## geofence
module geofence ( clk,reset,X,Y,valid,is_inside);
  input clk;
  input reset;
  input [9:0] X;
  input [9:0] Y;
  output reg valid;
  output reg is_inside;
  reg me;
  reg  signed [11:0] ma,mb;
  wire signed [23:0] mo; 
  wire mv;
  multi_div #(
    .SIZE_A(12),
    .SIZE_B(12),
    .SIGNED(1),
    .STEP_SIZE(1) 
  ) multi_u1(
    .clk(clk),.reset(reset),
    .en(me),
    .select(1'b0),
    .a(ma),
    .b(mb),
    .P(mo),
    .div_zero(),
    .Valid(mv),
    .Busy()
  );
  reg [2:0] state;
  reg [2:0] state_counter_0,state_counter_1;
  reg [2:0] state_step;
  reg [9:0] check_point [1:0];
  reg [9:0] geofence_point [5:0][1:0];
  reg       check_signed;
  reg signed [26:0] DATA_REG;
  parameter READ_DATA     = 0;
  parameter SORT_POINT    = 1;
  parameter CHECK_IN_SIDE = 2;
  parameter DATA_OUT      = 3;
  integer i;
  always @(posedge clk or posedge reset) begin
    if (reset) begin
      state <= READ_DATA;
      state_step <= 0;
      state_counter_0 <= 0;
      state_counter_1 <= 0;
      me <= 0;
      is_inside <= 1;
    end else begin
      case (state)
        READ_DATA:begin
          if(state_counter_0==0)begin
            check_point[0] <= X;
            check_point[1] <= Y;
            state_counter_0 <= state_counter_0 + 1;
          end
          else begin
            if(state_counter_0 == 6)begin
              state <= SORT_POINT;
              state_counter_0 <= 1;
              state_counter_1 <= 2;
              me <= 0;
            end
            else state_counter_0 <= state_counter_0 + 1;
            geofence_point[state_counter_0-1][0] <= X;
            geofence_point[state_counter_0-1][1] <= Y;
          end 
        end
        SORT_POINT:begin
          case(state_step)
            0:begin
              ma <= (geofence_point[state_counter_0][0] - geofence_point[0][0]) ;  
              mb <= (geofence_point[state_counter_1][1] - geofence_point[0][1]) ;  
              me <= 1;
              state_step <= state_step + 1;
            end
            1:begin
              me <= 0;
              if(mv)begin
                me <= 1;
                DATA_REG <= mo; 
                state_step <= state_step + 1;
                ma <= (geofence_point[state_counter_0][1] - geofence_point[0][1]) ;  
                mb <= (geofence_point[state_counter_1][0] - geofence_point[0][0]) ;  
  ...
For scale: roughly 280 flip-flops, ~24 I/O pins.
make LEC_CHECK=0 CAP_MARGIN=40 CORE_ASPECT_RATIO=0.5 CORE_MARGIN=2 CORE_UTILIZATION=72 CTS_CLUSTER_DIAMETER=278 CTS_CLUSTER_SIZE=97 SETUP_SLACK_MARGIN=0.88 SLEW_MARGIN=20 TNS_END_PERCENT=5 finish   # period 2.98 ns
run.sh (not shown) runs the stock make flow with config.mk's settings and CLKGATE_MAP_FILE=.
The starting point died in 5_1_grt on GRT-0232.
==> next run, changes <==
- CAP_MARGIN: 40 -> 20
- CORE_ASPECT_RATIO: 0.5 -> unset
- CORE_UTILIZATION: 72 -> 40
- CTS_CLUSTER_DIAMETER: 278 -> unset
- CTS_CLUSTER_SIZE: 97 -> unset
- SETUP_SLACK_MARGIN: 0.88 -> unset
- TNS_END_PERCENT: 5 -> unset
- clock period: 2.98 -> 5.3 ns (I/O delays scaled with it)
Now the flow completed with no timing, DRC or antenna violations.
Synthesized cell count does not change.
Synthesized area stays the same.
Die area rose by about 80%.
==> next run, changes <==
- CORE_UTILIZATION: 40 -> 13
- clock period: 5.3 -> 7.33 ns (I/O delays scaled with it)
First-iteration DRC count fell by about 9%.
Routed wire length climbs by 0.34%.
Design area increases by 6.3%.
Global-route usage drops by 20 points.
Setup slack is better by 1.0 ns.
Non-clock buffer count falls by 24.

========
== v41 ==
The RTL this note starts from:
==> flow/design.v <==
`timescale 1ps/1ps
module geofence ( clk,reset,X,Y,valid,is_inside);
  input clk;
  input reset;
  input [9:0] X;
  input [9:0] Y;
  output reg valid;
  output reg is_inside;
  reg me;
  reg  signed [11:0] ma,mb;
  wire signed [23:0] mo; 
  wire mv;
  multi_div #(
    .SIZE_A(12),
    .SIZE_B(12),
    .SIGNED(1),
    .STEP_SIZE(1) 
  ) multi_u1(
    .clk(clk),.reset(reset),
    .en(me),
    .select(1'b0),
    .a(ma),
    .b(mb),
    .P(mo),
    .div_zero(),
    .Valid(mv),
    .Busy()
  );
  reg [2:0] state;
  reg [2:0] state_counter_0,state_counter_1;
  reg [2:0] state_step;
  reg [9:0] check_point [1:0];
  reg [9:0] geofence_point [5:0][1:0];
  reg       check_signed;
  reg signed [26:0] DATA_REG;
  parameter READ_DATA     = 0;
  parameter SORT_POINT    = 1;
  parameter CHECK_IN_SIDE = 2;
  parameter DATA_OUT      = 3;
  integer i;
  always @(posedge clk or posedge reset) begin
    if (reset) begin
      state <= READ_DATA;
      state_step <= 0;
      state_counter_0 <= 0;
      state_counter_1 <= 0;
      me <= 0;
      is_inside <= 1;
    end else begin
      case (state)
        READ_DATA:begin
          if(state_counter_0==0)begin
            check_point[0] <= X;
            check_point[1] <= Y;
            state_counter_0 <= state_counter_0 + 1;
          end
          else begin
            if(state_counter_0 == 6)begin
              state <= SORT_POINT;
              state_counter_0 <= 1;
              state_counter_1 <= 2;
              me <= 0;
            end
            else state_counter_0 <= state_counter_0 + 1;
            geofence_point[state_counter_0-1][0] <= X;
            geofence_point[state_counter_0-1][1] <= Y;
          end 
        end
        SORT_POINT:begin
          case(state_step)
            0:begin
              ma <= (geofence_point[state_counter_0][0] - geofence_point[0][0]) ;  
              mb <= (geofence_point[state_counter_1][1] - geofence_point[0][1]) ;  
              me <= 1;
              state_step <= state_step + 1;
            end
            1:begin
              me <= 0;
              if(mv)begin
                me <= 1;
                DATA_REG <= mo; 
                state_step <= state_step + 1;
                ma <= (geofence_point[state_counter_0][1] - geofence_point[0][1]) ;  
                mb <= (geofence_point[state_counter_1][0] - geofence_point[0][0]) ;  
              end
            end
            2:begin
              me <= 0;
              if(mv)begin
                DATA_REG <= $signed($signed(DATA_REG)-$signed(mo));
                state_step <= state_step + 1;
              end
            end
            3:begin
                if( $signed(DATA_REG) <= 0 )begin
                  geofence_point[state_counter_0][0] <= geofence_point[state_counter_1][0]; 
                  geofence_point[state_counter_0][1] <= geofence_point[state_counter_1][1]; 
                  geofence_point[state_counter_1][0] <= geofence_point[state_counter_0][0]; 
                  geofence_point[state_counter_1][1] <= geofence_point[state_counter_0][1]; 
                end
              state_step <= state_step + 1;
            end
            4:begin
              if(state_counter_0==4)begin
                state <= CHECK_IN_SIDE;
                state_counter_0 <= 0;
                state_counter_1 <= 0;
              end
              else if(state_counter_1==5)begin
                state_counter_0 <= state_counter_0 + 1;
                state_counter_1 <= state_counter_0 + 2;
              end 
              else begin
                state_counter_1 <= state_counter_1 + 1;
              end
              state_step <= 0;
            end
          endcase
        end
        CHECK_IN_SIDE:begin
          case(state_step)
            0:begin 
              ma <= (geofence_point[state_counter_0][0] - check_point[0] );
              mb <= (geofence_point[ ((state_counter_0+1)==6 ? 0:(state_counter_0+1)) ][1] - geofence_point[state_counter_0][1] );
              me <= 1;
              state_step <= state_step + 1;
            end
            1:begin
              me <= 0;
              if(mv)begin
                DATA_REG <= mo;
                state_step <= state_step + 1;
              end
            end
            2:begin
              ma <= (geofence_point[state_counter_0][1] - check_point[1] );
              mb <= (geofence_point[ ((state_counter_0+1)==6 ? 0:(state_counter_0+1)) ][0] - geofence_point[state_counter_0][0]);
              me <= 1;
              state_step <= state_step + 1;
            end
            3:begin
              me <= 0;
              if(mv)begin
                if(state_counter_0==0) begin
                  check_signed <= (($signed(DATA_REG)-$signed(mo))>0)? 1:0;
                  state_counter_0 <= state_counter_0 + 1;
                end
                else begin
                  if(check_signed != ((($signed(DATA_REG)-$signed(mo))>0)? 1:0) )begin
                    is_inside <= 0;
                    state <= DATA_OUT;
                  end else if(state_counter_0==5)begin
                    state <= DATA_OUT;
                  end else begin
                    state_counter_0 <= state_counter_0 + 1;
                  end
                end
                state_step <= 0;
              end
            end
          endcase
        end
        default begin
          state <= READ_DATA;
          state_step <= 0;
          state_counter_0 <= 0;
          state_counter_1 <= 0;
          me <= 0;
          is_inside <= 1;
        end
      endcase
    end
  end
  always@(*)begin
    valid <= (state == DATA_OUT) ? 1'b1:1'b0;
  end
endmodule
module multi_div
#(
  parameter SIZE_A = 128,
  parameter SIZE_B = 64,
  parameter SIGNED = 0,
  parameter STEP_SIZE = 1 
)(
  input wire clk,reset,
  input wire en,
  input wire select,
  input wire [SIZE_A-1:0] a,
  input wire [SIZE_B-1:0] b,
  output reg [SIZE_A+SIZE_B-1:0] P,
  output reg div_zero,
  output reg Valid,
  output reg Busy
);
  parameter READ_IN       = 0,
            CALCULATE     = 1,
            PREPARE_DATA  = 2,
            DATA_OUT      = 3;
  reg [1:0] state;
  reg [9:0] state_counter;
  reg neg_signed;
  reg [SIZE_A-1:0] data_b;
  reg [SIZE_A+SIZE_B:0] r;   
  always@(*)begin
    Valid <= (state == DATA_OUT) ? 1'b1:1'b0;
    Busy  <= (state == CALCULATE || state == PREPARE_DATA) ? 1'b1:1'b0;
  end
  always@(posedge clk or posedge reset)begin
    if(reset)begin
      state <= READ_IN;
      state_counter <= 0;
    end else begin
      case(state)
        READ_IN   :begin
          if(en)begin
            if(select && b==0)begin
              state <= DATA_OUT;
              div_zero <= 1;
            end else begin
              state <= CALCULATE;
              div_zero <= 0;
            end 
            state_counter <= 0;
          end  
        end
        CALCULATE :begin
          if(state_counter == (SIZE_A/STEP_SIZE)-1)begin
            state <= PREPARE_DATA;
            state_counter <= 0;
          end
          else begin
            state_counter <= state_counter + 1;
          end
        end
        PREPARE_DATA:begin
          state <= DATA_OUT;
          state_counter <= 0;
        end
        DATA_OUT  :begin
          state <= READ_IN;
          state_counter <= 0;
        end
        default begin
          state <= READ_IN;
          state_counter <= 0;
        end
      endcase
    end
  end
  reg [SIZE_A-1:0] na;
  reg [SIZE_B-1:0] nb;
  reg in_select;
  integer i;
  always@(posedge clk or posedge reset)begin
    if(reset)begin
      r = 0;
      data_b = 0;
			P = 0;
      neg_signed = 0;
    end else begin
      case(state)
        READ_IN   :begin
          if(en)begin
            if(SIGNED)begin
              neg_signed = a[SIZE_A-1] ^ b[SIZE_B-1];
              na = a[SIZE_A-1] ? -a:a;
              nb = b[SIZE_B-1] ? -b:b;
            end
            else begin
              na = a;
              nb = b;
            end
            r = {na,1'b0,{SIZE_B{1'b0}}};
            data_b = nb;
            in_select = select;
          end  
        end
        CALCULATE :begin
          for(i=0;i<STEP_SIZE;i=i+1)begin 
          	r = r[SIZE_A+SIZE_B] ? ((r<<1)+data_b) : (r<<1);
          end
        end
        PREPARE_DATA:begin
          P = r[SIZE_A+SIZE_B-1:0];
          if(neg_signed)begin
            P = -P;
          end
        end
      endcase
    end
  end
endmodule
export LEC_CHECK = 0
export CAP_MARGIN = 20
export CORE_MARGIN = 2
export CORE_UTILIZATION = 52
export SLEW_MARGIN = 20
create_clock -name core_clock -period 5.3 [get_ports {clk}]
Setup changes, v41 to v38
--- a/flow/config.mk
+++ b/flow/config.mk
@@ -9,3 +9,4 @@
 export CORE_MARGIN = 2
-export CORE_UTILIZATION = 52
+export CORE_UTILIZATION = 70
+export SETUP_SLACK_MARGIN = -0.25
 export SLEW_MARGIN = 20
==> flow/constraint.sdc <==
create_clock -name core_clock -period 4.17 [get_ports {clk}]
set_input_delay 0.8340 -clock core_clock [delete_from_list [all_inputs] [get_ports {clk}]]
set_output_delay 0.8340 -clock core_clock [all_outputs]
set_load 0.01 [all_outputs]
## What came out
Although v38 finished all stages, its layout failed final checks on setup timing. Going from v41 to v38, the core utilization was found to have gone up by 25 points. The run showing the greater transition at the pin with the smallest max-transition slack is v38. The die of v38 is smaller than the one used in v41. Routed wire length in v38 is about 2.8% above v41. Across both runs, worst hold slack was lower for v38 than for v41. Looking at heaviest power group, the registers result is from v38; the the clock network one comes from v41. Looking at post-synthesis to final-layout area growth, v38 sits 6.5 points higher than v41 does. Number of buffers added by the clock tree synthesis step was lower in the run labelled v38. The run showing the greater fmax is v38. In v38, number of global-route vias before repair is higher than in v41.
The following lists how v56 was set up differently from v38:
--- a/flow/config.mk
+++ b/flow/config.mk
@@ -9,4 +9,3 @@
 export CORE_MARGIN = 2
-export CORE_UTILIZATION = 70
-export SETUP_SLACK_MARGIN = -0.25
+export CORE_UTILIZATION = 58
 export SLEW_MARGIN = 20
==> flow/constraint.sdc <==
create_clock -name core_clock -period 2.87 [get_ports {clk}]
set_input_delay 0.5740 -clock core_clock [delete_from_list [all_inputs] [get_ports {clk}]]
set_output_delay 0.5740 -clock core_clock [all_outputs]
set_load 0.01 [all_outputs]
Notes after the runs:
- v56: all stages done; final checks FAILED (setup timing).
- Of the two values seen for end point of the critical path, ma[8]$_DFFE_PP_ was produced by v56 and ma[9]$_DFFE_PP_ by v38.
- v56 and v38 ended up with nearly the same clock network area share.
- Re vertical die size: v56 is 9.6% up on v38.
- Going from v38 to v56, fmax shrank by a few percent.
- Average vias per placed instance: v56 vs v38 — no meaningful difference
- met1 wire length of v56 exceeds that of v38 by more than 10%.
- Between v56 and v38, the difference in relative contribution of combinational cells to total power is negligible.
- Lower final number of setup-violating endpoints was reported by v38, not v56.
- Cell area: v56 worse than v38
- | routability congestion estimate from global placement | v56 vs v38 | 1.1% lower |
- In the metrics for v56 and v38, the one carrying the lower number of vias in the routed layout is v38.
#### Input delta (v57 over v56)
--- a/flow/config.mk
+++ b/flow/config.mk
@@ -9,3 +9,5 @@
 export CORE_MARGIN = 2
-export CORE_UTILIZATION = 58
+export CORE_UTILIZATION = 72
+export PLACE_DENSITY = 0.65
+export SETUP_SLACK_MARGIN = -0.39
 export SLEW_MARGIN = 20
==> flow/constraint.sdc <==
create_clock -name core_clock -period 3.93 [get_ports {clk}]
set_input_delay 0.7860 -clock core_clock [delete_from_list [all_inputs] [get_ports {clk}]]
set_output_delay 0.7860 -clock core_clock [all_outputs]
set_load 0.01 [all_outputs]
==> comparison <==
- In v57 the implementation ran to completion but is not tape-out ready, as the final checks report capacitance limit, slew limit, setup timing.
- The maximum fanout count along the critical path reported for v57 is greater than that of v56 by 4.
- Number of buffers added for setup after CTS for v57 is lower than for v56.
- v56 has lower setup slack than v57.
- Sequential power (lower): v57
- Summary: with v56 as the reference, final area in v57 moved down by more than 10%.
No activity file was given, so power comes from the tool's default toggle rates.
